Design dma_ahb_simple, start of the top module:
module dma_ahb_simple
(
       input   wire          HRESETn
     , input   wire          HCLK
     , input   wire          S_HSEL
     , input   wire  [31:0]  S_HADDR
     , input   wire  [ 1:0]  S_HTRANS
     , input   wire          S_HWRITE
     , input   wire  [ 2:0]  S_HSIZE
     , input   wire  [ 2:0]  S_HBURST
     , input   wire  [31:0]  S_HWDATA
     , output  wire  [31:0]  S_HRDATA
     , output  wire  [ 1:0]  S_HRESP
     , input   wire          S_HREADYin
     , output  wire          S_HREADYout
     , output  wire          IRQ
     , output  wire          M_HBUSREQ
     , input   wire          M_HGRANT
     , output  wire  [31:0]  M_HADDR
     , output  wire  [ 1:0]  M_HTRANS
     , output  wire          M_HWRITE
     , output  wire  [ 2:0]  M_HSIZE
     , output  wire  [ 2:0]  M_HBURST
     , output  wire  [ 3:0]  M_HPROT
     , output  wire  [31:0]  M_HWDATA
     , input   wire  [31:0]  M_HRDATA
     , input   wire  [ 1:0]  M_HRESP
     , input   wire          M_HREADY
);
Size in the first run: ~5400 cells after synthesis, roughly 1000 flip-flops, about 0.047 mm² of cells after synthesis.
export LEC_CHECK = 0
export ABC_AREA = 1
export CAP_MARGIN = 40
export CELL_PAD_IN_SITES_GLOBAL_PLACEMENT = 0
export CORE_MARGIN = 2
export CORE_UTILIZATION = 67
export GPL_ROUTABILITY_DRIVEN = 1
export GPL_TIMING_DRIVEN = 1
export SLEW_MARGIN = 20
create_clock -name core_clock -period 2.91 [get_ports {HCLK}]
run.sh (not shown) runs the stock make flow with config.mk's settings and CLKGATE_MAP_FILE=.
The baseline completed with no timing, DRC or antenna violations.
==> next run, changes <==
--- a/flow/config.mk
+++ b/flow/config.mk
@@ -10,6 +10,8 @@
 export CELL_PAD_IN_SITES_GLOBAL_PLACEMENT = 0
-export CORE_MARGIN = 2
-export CORE_UTILIZATION = 67
+export CORE_MARGIN = 5
+export CORE_UTILIZATION = 65
+export CTS_CLUSTER_DIAMETER = 355
 export GPL_ROUTABILITY_DRIVEN = 1
 export GPL_TIMING_DRIVEN = 1
+export PLACE_DENSITY = 0.78
 export SLEW_MARGIN = 20
==> flow/constraint.sdc (replaced) <==
create_clock -name core_clock -period 3.21 [get_ports {HCLK}]
set_input_delay 0.6420 -clock core_clock [delete_from_list [all_inputs] [get_ports {HCLK}]]
set_output_delay 0.6420 -clock core_clock [all_outputs]
set_load 0.01 [all_outputs]
Outcome: Critical path depth grows by 1; non-clock buffer count came out lower by 4; synthesized area does not change; sequential share of layout area grows by 0.11 points.
==> next run, changes <==
==> flow/config.mk (replaced) <==
export PLATFORM = sky130hd
export DESIGN_NAME = dma_ahb_simple
export DESIGN_NICKNAME = dma_ahb_simple
export VERILOG_FILES = /design/flow/design.v
export SDC_FILE = /design/flow/constraint.sdc
export NUM_CORES = 4
export LEC_CHECK = 0
export CAP_MARGIN = 20
export CORE_MARGIN = 2
export CORE_UTILIZATION = 39
export SLEW_MARGIN = 20
==> flow/constraint.sdc (replaced) <==
create_clock -name core_clock -period 3.35 [get_ports {HCLK}]
set_input_delay 0.6700 -clock core_clock [delete_from_list [all_inputs] [get_ports {HCLK}]]
set_output_delay 0.6700 -clock core_clock [all_outputs]
set_load 0.01 [all_outputs]
Outcome: The changed run ran to the end with no violations. Total power decreases by 6.7%. Core utilization falls by 28 points. Routed wire length decreases by 9.1%. Clock-buffer cell count rises by 6. Hold slack gets worse by 0.11 ns. Setup slack degrades by 0.15 ns. Final area shrinks by 5.0%. Die area is higher by 46%. First-iteration DRC count drops by 41%. Cell count fell by 24%. Global-route usage drops by 13 points.
==> next run, changes <==
--- a/flow/config.mk
+++ b/flow/config.mk
@@ -9,3 +9,4 @@
 export CORE_MARGIN = 2
-export CORE_UTILIZATION = 39
+export CORE_UTILIZATION = 66
+export SETUP_SLACK_MARGIN = 0.54
 export SLEW_MARGIN = 20
==> flow/constraint.sdc (replaced) <==
create_clock -name core_clock -period 1.86 [get_ports {HCLK}]
set_input_delay 0.3720 -clock core_clock [delete_from_list [all_inputs] [get_ports {HCLK}]]
set_output_delay 0.3720 -clock core_clock [all_outputs]
set_load 0.01 [all_outputs]
Effect: With this change the flow aborted during global routing (5_1_grt) (GRT-0232). Synthesized area stays the same. Die area falls by 40%. Synthesized cell count is unchanged.

========
run A:
dma_ahb_simple again, from the RTL that the note above started with.
Settings: LEC_CHECK=0, ABC_AREA=1, CAP_MARGIN=25, CELL_PAD_IN_SITES_DETAIL_PLACEMENT=2, CELL_PAD_IN_SITES_GLOBAL_PLACEMENT=2, CORE_ASPECT_RATIO=0.97, CORE_MARGIN=2, CORE_UTILIZATION=40, CTS_CLUSTER_DIAMETER=366, GPL_ROUTABILITY_DRIVEN=1, HOLD_SLACK_MARGIN=0.13, MAX_ROUTING_LAYER=met4, MIN_ROUTING_LAYER=met2, PLACE_DENSITY_LB_ADDON=0.05, SETUP_SLACK_MARGIN=0.36, SLEW_MARGIN=20; clock period 4.5 ns.
Run A was carried through to the last stage, and its layout satisfied the timing, design-rule and antenna checks.
The following lists how run B was set up differently from run A:
==> flow/config.mk <==
export PLATFORM = sky130hd
export DESIGN_NAME = dma_ahb_simple
export DESIGN_NICKNAME = dma_ahb_simple
export VERILOG_FILES = /design/flow/design.v
export SDC_FILE = /design/flow/constraint.sdc
export NUM_CORES = 4
export LEC_CHECK = 0
export ABC_AREA = 1
export CAP_MARGIN = 40
export CELL_PAD_IN_SITES_GLOBAL_PLACEMENT = 2
export CORE_MARGIN = 2
export CORE_UTILIZATION = 34
export CTS_CLUSTER_SIZE = 23
export GPL_ROUTABILITY_DRIVEN = 1
export GPL_TIMING_DRIVEN = 1
export MAX_ROUTING_LAYER = met4
export PLACE_DENSITY = 0.78
export SLEW_MARGIN = 5
==> flow/constraint.sdc <==
create_clock -name core_clock -period 5.76 [get_ports {HCLK}]
set_input_delay 1.1520 -clock core_clock [delete_from_list [all_inputs] [get_ports {HCLK}]]
set_output_delay 1.1520 -clock core_clock [all_outputs]
set_load 0.01 [all_outputs]
Notes after the runs:
- On final worst slack, run A loses to run B.
- Comparing run B and run A, the lower total power of the final layout was measured on run B.
- Between run B and run A, the number of ordinary and repair buffers in the finished layout is higher for run A.
- Compared with run A, in run B total met3 wirelength after detailed routing saw a decrease; area overhead of the layout relative to synthesis saw an increase.
- Critical path depth on run B is down relative to run A.
#### Input delta (run C over run B)
==> flow/config.mk <==
export PLATFORM = sky130hd
export DESIGN_NAME = dma_ahb_simple
export DESIGN_NICKNAME = dma_ahb_simple
export VERILOG_FILES = /design/flow/design.v
export SDC_FILE = /design/flow/constraint.sdc
export NUM_CORES = 4
export LEC_CHECK = 0
export ABC_AREA = 1
export CAP_MARGIN = 40
export CELL_PAD_IN_SITES_GLOBAL_PLACEMENT = 0
export CORE_MARGIN = 2
export CORE_UTILIZATION = 70
export CTS_CLUSTER_SIZE = 50
export GPL_ROUTABILITY_DRIVEN = 1
export GPL_TIMING_DRIVEN = 1
export SLEW_MARGIN = 20
==> flow/constraint.sdc <==
create_clock -name core_clock -period 1.97 [get_ports {HCLK}]
set_input_delay 0.3940 -clock core_clock [delete_from_list [all_inputs] [get_ports {HCLK}]]
set_output_delay 0.3940 -clock core_clock [all_outputs]
set_load 0.01 [all_outputs]
--- outcome ---
Flow for run C halted at 5_1_grt, error code ODB-0269.
[compare] base=run B new=run C: multiplexer fraction of the synthesized cell area about even, count of placed standard cells including taps saw a decrease.
On placeable core region, run B loses to run C.
Compared with run B, in run C synthesized cell count closely matched the old numbers, number of buffers created by CTS decreased by 14 relative to the old numbers, total die size decreased by 0.073 mm2 relative to the old numbers, horizontal die dimension decreased by about 30% relative to the old numbers.
Worst setup slack before clock tree synthesis: run B and run C compared, higher one is run B
Changes in run D relative to run C:
==> flow/config.mk <==
export PLATFORM = sky130hd
export DESIGN_NAME = dma_ahb_simple
export DESIGN_NICKNAME = dma_ahb_simple
export VERILOG_FILES = /design/flow/design.v
export SDC_FILE = /design/flow/constraint.sdc
export NUM_CORES = 4
export LEC_CHECK = 0
export CAP_MARGIN = 20
export CORE_MARGIN = 2
export CORE_UTILIZATION = 40
export SLEW_MARGIN = 20
==> flow/constraint.sdc <==
create_clock -name core_clock -period 4.5 [get_ports {HCLK}]
set_input_delay 0.9000 -clock core_clock [delete_from_list [all_inputs] [get_ports {HCLK}]]
set_output_delay 0.9000 -clock core_clock [all_outputs]
set_load 0.01 [all_outputs]
Notes after the runs:
- The final reports for run D and run C show synthesized area lower in the former.
- Going from run C to run D, total number of clock tree sinks closely matched the old numbers, synthesis-stage register bit count closely matched the old numbers, number of instances in the synthesized netlist decreased by 2214 relative to the old numbers, area of the core increased by 62% relative to the old numbers.
- A dominant kind of combinational cell of multiplexers is what run D shows, while simple AND/OR/NAND/NOR gates belongs to run C.
- Run D finished all stages; the layout is clean.

========
build 7:
dma_ahb_simple again, from the RTL that the note above started with.
export LEC_CHECK = 0
export ABC_AREA = 1
export CAP_MARGIN = 40
export CELL_PAD_IN_SITES_GLOBAL_PLACEMENT = 2
export CORE_MARGIN = 6
export CORE_UTILIZATION = 34
export CTS_CLUSTER_SIZE = 23
export GPL_ROUTABILITY_DRIVEN = 1
export GPL_TIMING_DRIVEN = 1
export HOLD_SLACK_MARGIN = 0.23
export MAX_ROUTING_LAYER = met4
export PLACE_DENSITY = 0.78
export SLEW_MARGIN = 5
create_clock -name core_clock -period 3.21 [get_ports {HCLK}]
Changes in build 57 relative to build 7:
# build 7
export LEC_CHECK = 0
export ABC_AREA = 1
export CAP_MARGIN = 40
export CELL_PAD_IN_SITES_GLOBAL_PLACEMENT = 2
export CORE_MARGIN = 6
export CORE_UTILIZATION = 34
export CTS_CLUSTER_SIZE = 23
export GPL_ROUTABILITY_DRIVEN = 1
export GPL_TIMING_DRIVEN = 1
export HOLD_SLACK_MARGIN = 0.23
export MAX_ROUTING_LAYER = met4
export PLACE_DENSITY = 0.78
export SLEW_MARGIN = 5
create_clock -name core_clock -period 3.21 [get_ports {HCLK}]
# build 57
export LEC_CHECK = 0
export ABC_AREA = 1
export CAP_MARGIN = 20
export CORE_MARGIN = 2
export CORE_UTILIZATION = 68
export SLEW_MARGIN = 20
create_clock -name core_clock -period 3.29 [get_ports {HCLK}]
### Flow results
Looking at via count, build 57 sits about 5% above build 7.
Build 57 vs build 7 on total net switching power: build 57 is the lower one.
Looking at wire length, build 57 sits about 15% below build 7.
Clock group share of total power: build 57 < build 7
For the clock network latency to the later pin of the worst-skew pair, build 57 came in 60 ps lower than build 7 did.
Area of the multi-input gates: build 7 vs build 57 — no meaningful difference
Lower met2 usage was reported by build 7, not build 57.
What build 74 does differently from build 57 at the input level:
# build 57
export LEC_CHECK = 0
export ABC_AREA = 1
export CAP_MARGIN = 20
export CORE_MARGIN = 2
export CORE_UTILIZATION = 68
export SLEW_MARGIN = 20
create_clock -name core_clock -period 3.29 [get_ports {HCLK}]
# build 74
export LEC_CHECK = 0
export ABC_AREA = 1
export CAP_MARGIN = 20
export CORE_MARGIN = 2
export CORE_UTILIZATION = 72
export PLACE_DENSITY_LB_ADDON = 0.04
export SETUP_SLACK_MARGIN = 0.95
export SLEW_MARGIN = 20
create_clock -name core_clock -period 3.29 [get_ports {HCLK}]
Findings:
Re total number of placement rows: build 74 is 2 down on build 57.
Transition at the pin with the smallest max-transition slack was higher in the run labelled build 57.
Build 74 vs build 57: wire length per cell after detailed routing up in build 74
Of build 57 and build 74, build 74 shows the higher sequential share of power, with build 57 below it.
Looking at total power, build 74 sits about 0.47% lower than build 57 does.
Of build 57 and build 74, the run reporting the higher final instance area was build 74.
Run comparison: build 57 cell at the slowest stage of the critical path inv_2; build 74 cell at the slowest stage of the critical path dfrtp_4
Changes observed in build 74 relative to build 57: ratio of final minimum period to clock period now smaller; global-route wire length before repair now larger; compound-cell area share of the yosys netlist comparable.
The portion of total power attributed to the clock network in build 74 sits 0.3 points below the value recorded for build 57.
#### Input delta (build 94 over build 74)
# build 74
export LEC_CHECK = 0
export ABC_AREA = 1
export CAP_MARGIN = 20
export CORE_MARGIN = 2
export CORE_UTILIZATION = 72
export PLACE_DENSITY_LB_ADDON = 0.04
export SETUP_SLACK_MARGIN = 0.95
export SLEW_MARGIN = 20
create_clock -name core_clock -period 3.29 [get_ports {HCLK}]
# build 94
export LEC_CHECK = 0
export CAP_MARGIN = 20
export CORE_MARGIN = 2
export CORE_UTILIZATION = 70
export SETUP_SLACK_MARGIN = -0.15
export SLEW_MARGIN = 20
create_clock -name core_clock -period 2.11 [get_ports {HCLK}]
[summary]
Build 74 -> build 94: detailed placer's ending HPWL increased by a few percent
Summary of build 94 over build 74: number of distinct library cells after synthesis increased by 63% relative to the old numbers, instance count after placement with tap cells included decreased by 30% relative to the old numbers, vertical die dimension decreased by 7.1 um relative to the old numbers, area of the mapped netlist decreased by 8.1% relative to the old numbers.
The area share of fa/ha/maj cells after synthesis was comparable across build 94 and build 74.
Relative to build 74, the number of instances in the synthesized netlist measured on build 94 has decreased by more than a quarter.
What ended build 94 was a tool error in global routing; the run never finished.
Looking at die footprint, build 94 sits 5.4% below build 74.
On post-cts sizing count: between build 94 and build 74, it ends up higher for build 94.
The area inside the core boundary in build 94 sits 5.8% below the value recorded for build 74.
Power is estimated from default activity; no workload was simulated.
